==> v39: inputs <==
Design vedic_mult8_reg, start of the top module:
module vedic_mult8_reg (
  input  wire        clk,
  input  wire [7:0]  a,
  input  wire [7:0]  b,
  output reg  [15:0] p
);
  reg  [7:0]  a_q, b_q;
  wire [15:0] prod;
  bit_8_vedic u_mult (.in1(a_q), .in2(b_q), .out(prod));
  always @(posedge clk) begin
    a_q <= a;
    b_q <= b;
    p   <= prod;
  end
endmodule
Settings: LEC_CHECK=0, ABC_AREA=1, CAP_MARGIN=40, CELL_PAD_IN_SITES_DETAIL_PLACEMENT=1, CORE_MARGIN=8, CORE_UTILIZATION=40, GPL_TIMING_DRIVEN=0, MAX_ROUTING_LAYER=met4, MIN_ROUTING_LAYER=met2, SETUP_SLACK_MARGIN=-0.29, SLEW_MARGIN=10, TNS_END_PERCENT=45; clock period 3.19 ns.
run.sh (not shown) runs the stock make flow with config.mk's settings and CLKGATE_MAP_FILE=.
==> inputs of v14, as changes to v39 <==
Settings changed: CAP_MARGIN 40 to 20, CELL_PAD_IN_SITES_DETAIL_PLACEMENT 1 to default, CORE_ASPECT_RATIO from default to 1.51, CORE_MARGIN 8 to 2, CTS_CLUSTER_DIAMETER from default to 310, CTS_CLUSTER_SIZE from default to 42, GPL_TIMING_DRIVEN 0 to default, MAX_ROUTING_LAYER met4 to default, MIN_ROUTING_LAYER met2 to default, PLACE_DENSITY from default to 0.37, SETUP_SLACK_MARGIN -0.29 to default, SLEW_MARGIN 10 to 20, TNS_END_PERCENT 45 to default.
==> flow/constraint.sdc (replaced) <==
create_clock -name core_clock -period 5.1 [get_ports {clk}]
set_input_delay 1.0200 -clock core_clock [delete_from_list [all_inputs] [get_ports {clk}]]
set_output_delay 1.0200 -clock core_clock [all_outputs]
set_load 0.01 [all_outputs]
==> inputs of v9, as changes to v39 <==
Settings changed: CAP_MARGIN 40 to 35, CELL_PAD_IN_SITES_DETAIL_PLACEMENT 1 to default, CORE_MARGIN 8 to 7, CORE_UTILIZATION 40 to 53, CTS_CLUSTER_DIAMETER from default to 331, CTS_CLUSTER_SIZE from default to 100, GPL_ROUTABILITY_DRIVEN from default to 1, MAX_ROUTING_LAYER met4 to default, MIN_ROUTING_LAYER met2 to default, SETUP_SLACK_MARGIN -0.29 to default, SLEW_MARGIN 10 to 20, TNS_END_PERCENT 45 to 35.
==> flow/constraint.sdc (replaced) <==
create_clock -name core_clock -period 3.42 [get_ports {clk}]
set_input_delay 0.6840 -clock core_clock [delete_from_list [all_inputs] [get_ports {clk}]]
set_output_delay 0.6840 -clock core_clock [all_outputs]
set_load 0.01 [all_outputs]
==> comparison table <==
quantity                                                                           v9                         v39           v14
Result of the run                                          complete, but fails checks  complete, but fails checks  timing/DRC/antenna clean
Layout check failures                                            negative setup slack        negative setup slack             -
Part of the power in the clock network                                          0.141                       0.128         0.221
Power Density                                                            582.6 nW/um2                628.4 nW/um2  399.8 nW/um2
Time the final worst path needs with I/O delays and setup                     4679 ps                     4801 ps       4820 ps
DRT Pass-1 Iters                                                                    4                           5             4
Clock buffer count                                                                  6                           7             7
Net total in the final layout                                                     619                         608           608
Area Overhead vs Synth                                                         28.51%                      28.44%        22.94%
Post_cts resized                                                                   26                          31             0
P_int                                                                      0.001520 W                  0.001583 W    0.001044 W
GR Util met1                                                                   0.2018                           0        0.1676
Post-route design area                                                       4415 um2                    4413 um2      4224 um2
Sequential Power                                                           0.000503 W                  0.000543 W    0.000340 W
Most common cell type on the critical path                                      inv_2                       inv_2       nand2_1
Placeable Area                                                               6314 um2                    8508 um2      8362 um2
Total power of the final layout                                            0.002572 W                  0.002773 W    0.001689 W
Data arrival time at the worst-slack endpoint                                 4870 ps                     4990 ps       5000 ps
Setup tns final                                                              -9801 ps                   -12820 ps          0 ps
Sw Pwr                                                                     0.001052 W                  0.001190 W   0.0006446 W
Met3 wirelength from detailed routing                                          216 um                    3.020 mm        155 um
Clock Network Area Fraction                                                   0.02437                     0.02183       0.04325
Share of cell area taken by flip-flops and latches                             0.1513                      0.1520        0.1528
Critical path depth                                                                31                          28            25
Met3 layer usage reported by global route                                     0.03339                      0.2908       0.02914
Power figures rest on the tool's default switching activity, not on a simulated workload.
